==> inputs of v24 <==
==> flow/design.v <==
module huff_encoder (
	clk,
	reset,
	io_in,
	io_out
);
	input wire clk;
	input wire reset;
	input wire [11:0] io_in;
	output reg [11:0] io_out;
	reg [23:0] data_in;
	reg [8:0] freq_in;
	reg [1:0] count;
	reg [3:0] odd_idx;
	reg [3:0] even_idx;
	wire [56:0] initial_node;
	reg [2:0] state;
	reg [19:0] huff_tree [0:5];
	reg [56:0] in_huff_tree;
	reg [2:0] in_pad;
	wire [2:0] out_pad;
	wire [75:0] out_huff_tree;
	wire [18:0] merged_node;
	reg [8:0] encoded_value;
	reg [8:0] encoded_mask;
	reg done;
	reg [14:0] character;
	reg [2:0] encoded_value_h [0:5];
	reg [2:0] a;
	reg [2:0] b;
	reg [2:0] c;
	reg [2:0] encoded_value_l;
	reg [2:0] encoded_value_r;
	reg is_n_odd;
	freq_calc freq_calc_ins(
		.data_in(data_in),
		.freq_in(freq_in),
		.node(initial_node)
	);
	node_sorter node_sorter_ins(
		.clk(clk),
		.input_node(in_huff_tree[0+:57]),
		.input_pad(in_pad),
		.output_node(out_huff_tree[19+:57]),
		.output_pad(out_pad)
	);
	assign out_huff_tree[0+:19] = 19'b0;
	merge_nodes merge_nodes_ins(
		.min_node(out_huff_tree[57+:19]),
		.second_min_node(out_huff_tree[38+:19]),
		.merged_node(merged_node)
	);
	always @(posedge clk) begin : huffman_enc
		if (reset) begin
			state <= 3'b001;
			a <= 3'd0;
			b <= 3'b000;
			c <= 3'b000;
			done = 'b0;
			in_pad <= 3'b000;
			begin : sv2v_autoblock_1
				reg signed [31:0] i;
				for (i = 0; i < 3; i = i + 1)
					begin
						encoded_value[(2 - i) * 3+:3] = 'b0;
						encoded_mask[(2 - i) * 3+:3] = 'b0;
						in_huff_tree[((2 - i) * 19) + 18-:5] <= 'b0;
						in_huff_tree[((2 - i) * 19) + 13-:3] <= 'b0;
						in_huff_tree[((2 - i) * 19) + 10] <= 'b0;
						in_huff_tree[((2 - i) * 19) + 9-:5] <= 'b0;
						in_huff_tree[((2 - i) * 19) + 4-:5] <= 'b0;
						character[(2 - i) * 5+:5] = 'b0;
					end
			end
			begin : sv2v_autoblock_2
				reg signed [31:0] i;
				for (i = 0; i < 6; i = i + 1)
					begin
						encoded_value_h[i] = 'b0;
						huff_tree[i][19-:5] = 'b0;
						huff_tree[i][14] = 1'b0;
						huff_tree[i][3-:2] = 'b0;
						huff_tree[i][13-:5] = 'b0;
						huff_tree[i][8-:5] = 'b0;
						huff_tree[i][1-:2] = 'b0;
					end
			end
			encoded_value_l = 'b0;
			encoded_value_r = 'b0;
		end
		else
			case (state)
				3'b001: begin
					done = 'b0;
					io_out <= 'b0;
					a <= 'b0;
					b <= 'b0;
					if (io_in[11] == 1'b1) begin
						if (c < 3) begin
							data_in[(2 - c) * 8+:8] <= io_in[7:0];
							freq_in[(2 - c) * 3+:3] <= io_in[10:8];
						end
						c <= c + 1'b1;
					end
					state <= (c == 3 ? 3'b010 : 3'b001);
				end
				3'b010: begin
					count = 3;
					begin : sv2v_autoblock_3
						reg signed [31:0] i;
						for (i = 0; i < 3; i = i + 1)
							in_huff_tree[(2 - i) * 19+:19] <= initial_node[(2 - i) * 19+:19];
					end
					in_pad <= 3'b000;
					state <= 3'b011;
				end
				3'b011: state <= 3'b100;
				3'b100: begin
					in_huff_tree[38+:19] <= merged_node;
					in_huff_tree[0+:38] <= out_huff_tree[0+:38];
					in_pad <= {out_pad[2] | out_pad[1], out_pad[0], 1'b1};
					count = count - 1'b1;
					even_idx = count << 1'b1;
					odd_idx = even_idx + 1'b1;
					huff_tree[even_idx][19-:5] = out_huff_tree[75-:5];
					huff_tree[odd_idx][19-:5] = out_huff_tree[56-:5];
					huff_tree[even_idx][14] = out_huff_tree[67];
					huff_tree[odd_idx][14] = out_huff_tree[48];
					huff_tree[even_idx][13-:5] = out_huff_tree[66-:5];
					huff_tree[odd_idx][13-:5] = out_huff_tree[47-:5];
					huff_tree[even_idx][8-:5] = out_huff_tree[61-:5];
					huff_tree[odd_idx][8-:5] = out_huff_tree[42-:5];
					huff_tree[1][19-:5] = out_huff_tree[75-:5];
					huff_tree[1][14] = out_huff_tree[67];
					huff_tree[1][13-:5] = out_huff_tree[66-:5];
					huff_tree[1][8-:5] = out_huff_tree[61-:5];
					if (!(count[0] | count[1]))
						state <= 3'b101;
					else
						state <= 3'b011;
				end
				3'b101: begin
					begin : sv2v_autoblock_4
						reg signed [31:0] l;
						for (l = 5; l > 1; l = l - 1)
							begin : sv2v_autoblock_5
								reg signed [31:0] n;
								for (n = 1; n < 6; n = n + 1)
									if ((huff_tree[n][14] == 'b0) && ((huff_tree[n][13-:5] == huff_tree[l][19-:5]) || (huff_tree[n][8-:5] == huff_tree[l][19-:5])))
										huff_tree[l][3-:2] = n;
							end
					end
					begin : sv2v_autoblock_6
						reg signed [31:0] n;
						for (n = 2; n < 6; n = n + 1)
							huff_tree[n][1-:2] = huff_tree[huff_tree[n][3-:2]][1-:2] + 1'b1;
					end
					state <= 3'b110;
				end
				3'b110: begin
					begin : sv2v_autoblock_7
						reg signed [31:0] n;
						for (n = 2; n < 6; n = n + 1)
							begin
								encoded_value_l = encoded_value_h[huff_tree[n][3-:2]] << 1'b1;
								encoded_value_r = (encoded_value_h[huff_tree[n][3-:2]] << 1'b1) | 1'b1;
								is_n_odd = n[0];
								if (huff_tree[n][3-:2] != 1'b1)
									encoded_value_h[n] = (is_n_odd ? encoded_value_r : encoded_value_l);
								else if (huff_tree[n][3-:2] == 1'b1)
									encoded_value_h[n][0] = (is_n_odd ? 1'b1 : 1'b0);
							end
					end
					begin : sv2v_autoblock_8
						integer i;
						for (i = 0; i <= 2; i = i + 1)
							begin : sv2v_autoblock_9
								reg signed [31:0] n;
								for (n = 1; n < 6; n = n + 1)
									if ((huff_tree[n][19-:5] == data_in[((2 - i) * 8) + 3-:4]) && (huff_tree[n][14] == 'b1)) begin
										encoded_mask[(2 - i) * 3+:3] = (1'b1 << huff_tree[n][1-:2]) - 1'b1;
										encoded_value[(2 - i) * 3+:3] = encoded_value_h[n];
										character[(2 - i) * 5+:5] = huff_tree[n][19-:5];
									end
							end
					end
					state <= 3'b111;
				end
				3'b111: begin
					c <= 'b0;
					done = 1'b1;
					io_out[8:0] <= (b[0] == 1'b0 ? {done, 3'b011, (a > 2 ? 5'b00000 : character[(2 - a) * 5+:5])} : {done, 2'b00, encoded_mask[(2 - a) * 3+:3], encoded_value[(2 - a) * 3+:3]});
					b <= b + 1'b1;
					a <= (b[0] == 1'b1 ? a + 1 : a);
					state <= (a > 2 ? 3'b001 : 3'b111);
				end
				default: state <= 3'b001;
			endcase
	end
endmodule
module freq_calc (
	data_in,
	freq_in,
	node
);
	input wire [23:0] data_in;
	input wire [8:0] freq_in;
	output reg [56:0] node;
	always @(*) begin : sv2v_autoblock_1
		reg signed [31:0] i;
		for (i = 0; i < 3; i = i + 1)
			begin
				node[((2 - i) * 19) + 18-:5] = data_in[(2 - i) * 8+:8];
				node[((2 - i) * 19) + 13-:3] = freq_in[(2 - i) * 3+:3];
				node[((2 - i) * 19) + 9-:5] = 'b0;
				node[((2 - i) * 19) + 4-:5] = 'b0;
				node[((2 - i) * 19) + 10] = 1'b1;
			end
	end
endmodule
module node_sorter (
	clk,
	input_node,
	input_pad,
	output_node,
	output_pad
);
	input wire clk;
	input wire [56:0] input_node;
	input wire [2:0] input_pad;
	output reg [56:0] output_node;
	output reg [2:0] output_pad;
	reg [18:0] temp_node;
	reg [56:0] sort_tmp;
	reg [2:0] pad_tmp;
	always @(posedge clk) begin
		begin : sv2v_autoblock_1
			reg signed [31:0] i;
			for (i = 0; i < 3; i = i + 1)
				sort_tmp = input_node;
		end
		pad_tmp = input_pad;
		begin : sv2v_autoblock_2
			reg signed [31:0] j;
			for (j = 0; j < 2; j = j + 1)
				begin : sv2v_autoblock_3
					reg signed [31:0] k;
					for (k = 0; k < 2; k = k + 1)
						if (!(pad_tmp[2 - k] | pad_tmp[2 - (k + 1)]) && (((sort_tmp[((2 - k) * 19) + 13-:3] == sort_tmp[((2 - (k + 1)) * 19) + 13-:3]) && (sort_tmp[((2 - k) * 19) + 18-:5] > sort_tmp[((2 - (k + 1)) * 19) + 18-:5])) || (sort_tmp[((2 - k) * 19) + 13-:3] > sort_tmp[((2 - (k + 1)) * 19) + 13-:3]))) begin
							temp_node = sort_tmp[(2 - k) * 19+:19];
							sort_tmp[(2 - k) * 19+:19] = sort_tmp[(2 - (k + 1)) * 19+:19];
							sort_tmp[(2 - (k + 1)) * 19+:19] = temp_node;
							pad_tmp[2 - k] = 1'b0;
							pad_tmp[2 - (k + 1)] = 1'b0;
						end
				end
		end
		output_node <= sort_tmp;
		output_pad <= pad_tmp;
	end
endmodule
module merge_nodes (
	min_node,
	second_min_node,
	merged_node
);
	input wire [18:0] min_node;
	input wire [18:0] second_min_node;
	output wire [18:0] merged_node;
	assign merged_node[18-:5] = min_node[18-:5] + second_min_node[18-:5];
	assign merged_node[13-:3] = min_node[13-:3] + second_min_node[13-:3];
	assign merged_node[9-:5] = min_node[18-:5];
	assign merged_node[4-:5] = second_min_node[18-:5];
	assign merged_node[10] = 1'b0;
endmodule
`default_nettype none
module my_chip (
    input logic [11:0] io_in,  
    output logic [11:0] io_out,  
    input logic clock,
    input logic reset  
);
    huff_encoder DUT(.clk(clock), .reset(reset), .io_in(io_in), .io_out(io_out));  
endmodule
==> flow/run.sh <==
#!/bin/bash
# the make line also repeats each setting of config.mk as NAME=value (left out here)
make -C /OpenROAD-flow-scripts/flow DESIGN_CONFIG=/design/flow/config.mk WORK_HOME=/design/flow/orfs CLKGATE_MAP_FILE= finish
==> flow/config.mk <==
export PLATFORM = sky130hd
export DESIGN_NAME = my_chip
export DESIGN_NICKNAME = my_chip
export VERILOG_FILES = /design/flow/design.v
export SDC_FILE = /design/flow/constraint.sdc
export NUM_CORES = 4
export LEC_CHECK = 0
export CAP_MARGIN = 10
export CELL_PAD_IN_SITES_DETAIL_PLACEMENT = 1
export CELL_PAD_IN_SITES_GLOBAL_PLACEMENT = 1
export CORE_ASPECT_RATIO = 0.82
export CORE_MARGIN = 3
export CORE_UTILIZATION = 40
export CTS_CLUSTER_DIAMETER = 131
export GPL_ROUTABILITY_DRIVEN = 1
export GPL_TIMING_DRIVEN = 1
export MIN_ROUTING_LAYER = met1
export SLEW_MARGIN = 25
export TNS_END_PERCENT = 95
==> flow/constraint.sdc <==
create_clock -name core_clock -period 12.0 [get_ports {clock}]
set_input_delay 2.4000 -clock core_clock [delete_from_list [all_inputs] [get_ports {clock}]]
set_output_delay 2.4000 -clock core_clock [all_outputs]
set_load 0.01 [all_outputs]
==> v35: changes against v24 <==
Settings changed: CELL_PAD_IN_SITES_DETAIL_PLACEMENT 1 to unset, CELL_PAD_IN_SITES_GLOBAL_PLACEMENT 1 to unset, CORE_ASPECT_RATIO 0.82 to unset, CORE_MARGIN 3 to 2, CTS_CLUSTER_DIAMETER 131 to 230, GPL_ROUTABILITY_DRIVEN 1 to 0, GPL_TIMING_DRIVEN 1 to 0, MIN_ROUTING_LAYER met1 to unset, SLEW_MARGIN 25 to 35, TNS_END_PERCENT 95 to unset.
==> v3: changes against v24 <==
Settings changed: CAP_MARGIN 10 to 20, CELL_PAD_IN_SITES_DETAIL_PLACEMENT 1 to unset, CELL_PAD_IN_SITES_GLOBAL_PLACEMENT 1 to unset, CORE_ASPECT_RATIO 0.82 to unset, CORE_MARGIN 3 to 2, CORE_UTILIZATION 40 to 72, CTS_CLUSTER_DIAMETER 131 to unset, GPL_ROUTABILITY_DRIVEN 1 to unset, GPL_TIMING_DRIVEN 1 to unset, MIN_ROUTING_LAYER met1 to unset, SLEW_MARGIN 25 to 20, TNS_END_PERCENT 95 to unset.
==> flow/constraint.sdc (replaced) <==
create_clock -name core_clock -period 7.74 [get_ports {clock}]
set_input_delay 1.5480 -clock core_clock [delete_from_list [all_inputs] [get_ports {clock}]]
set_output_delay 1.5480 -clock core_clock [all_outputs]
set_load 0.01 [all_outputs]
==> v23: changes against v24 <==
Settings changed: ABC_AREA set to 1, CAP_MARGIN 10 to 20, CELL_PAD_IN_SITES_DETAIL_PLACEMENT 1 to unset, CELL_PAD_IN_SITES_GLOBAL_PLACEMENT 1 to unset, CORE_ASPECT_RATIO 0.82 to unset, CORE_MARGIN 3 to 2, CORE_UTILIZATION 40 to 72, CTS_CLUSTER_DIAMETER 131 to 400, CTS_CLUSTER_SIZE set to 15, GPL_ROUTABILITY_DRIVEN 1 to unset, GPL_TIMING_DRIVEN 1 to unset, MIN_ROUTING_LAYER met1 to unset, PLACE_DENSITY set to 0.8, SETUP_SLACK_MARGIN set to 0.71, SLEW_MARGIN 25 to 20, TNS_END_PERCENT 95 to unset.
==> flow/constraint.sdc (replaced) <==
create_clock -name core_clock -period 5.25 [get_ports {clock}]
set_input_delay 1.0500 -clock core_clock [delete_from_list [all_inputs] [get_ports {clock}]]
set_output_delay 1.0500 -clock core_clock [all_outputs]
set_load 0.01 [all_outputs]
==> notes <==
- v23 finished but failed the layout checks on negative setup slack. v3 went through all stages and came out clean. v35 finished with timing, DRC and antenna clean. v24 ran to the end with no violations.
- Synthesized cell count: v35 is lower than v23 (about 18%).
- Clock-buffer cell count, highest first: v35, v24, v3, v23.
- Maximum frequency: v23 > v3 > v24 > v35.
- First-iteration DRC count, lowest first: v24, v3, v35, v23.
==> figures <==
item	v23	v3	v24	v35
Synth top cell by count	sky130_fd_sc_hd__nand2_1	sky130_fd_sc_hd__dfxtp_1	sky130_fd_sc_hd__dfxtp_1	sky130_fd_sc_hd__dfxtp_1
FILL cells	1739	1863	5480	4708
Maximum number of pins on one net before global-route repair	73	71	89	25
Run status	failed layout checks	no timing/DRC/antenna violations	no timing/DRC/antenna violations	no timing/DRC/antenna violations
Reasons for failing layout checks	negative setup slack	-	-	-
Average wire length per cell after detail routing	23.28 µm	20.44 µm	22.29 µm	20.37 µm
Worst setup endpoint	DUT.node_sorter_ins.output_node[13]$_DFF_P_	DUT.node_sorter_ins.output_node[10]$_DFF_P_	DUT.node_sorter_ins.output_node[15]$_DFF_P_	DUT.node_sorter_ins.output_node[5]$_DFF_P_
GP Congestion	0.9880	0.9600	0.8633	-
Post-route cell area	20920 µm²	20350 µm²	20720 µm²	21240 µm²
Largest fanout on the critical path	8	20	46	10
Sum of met3 wire segment lengths after detailed routing	10730 µm	4661 µm	2086 µm	4321 µm
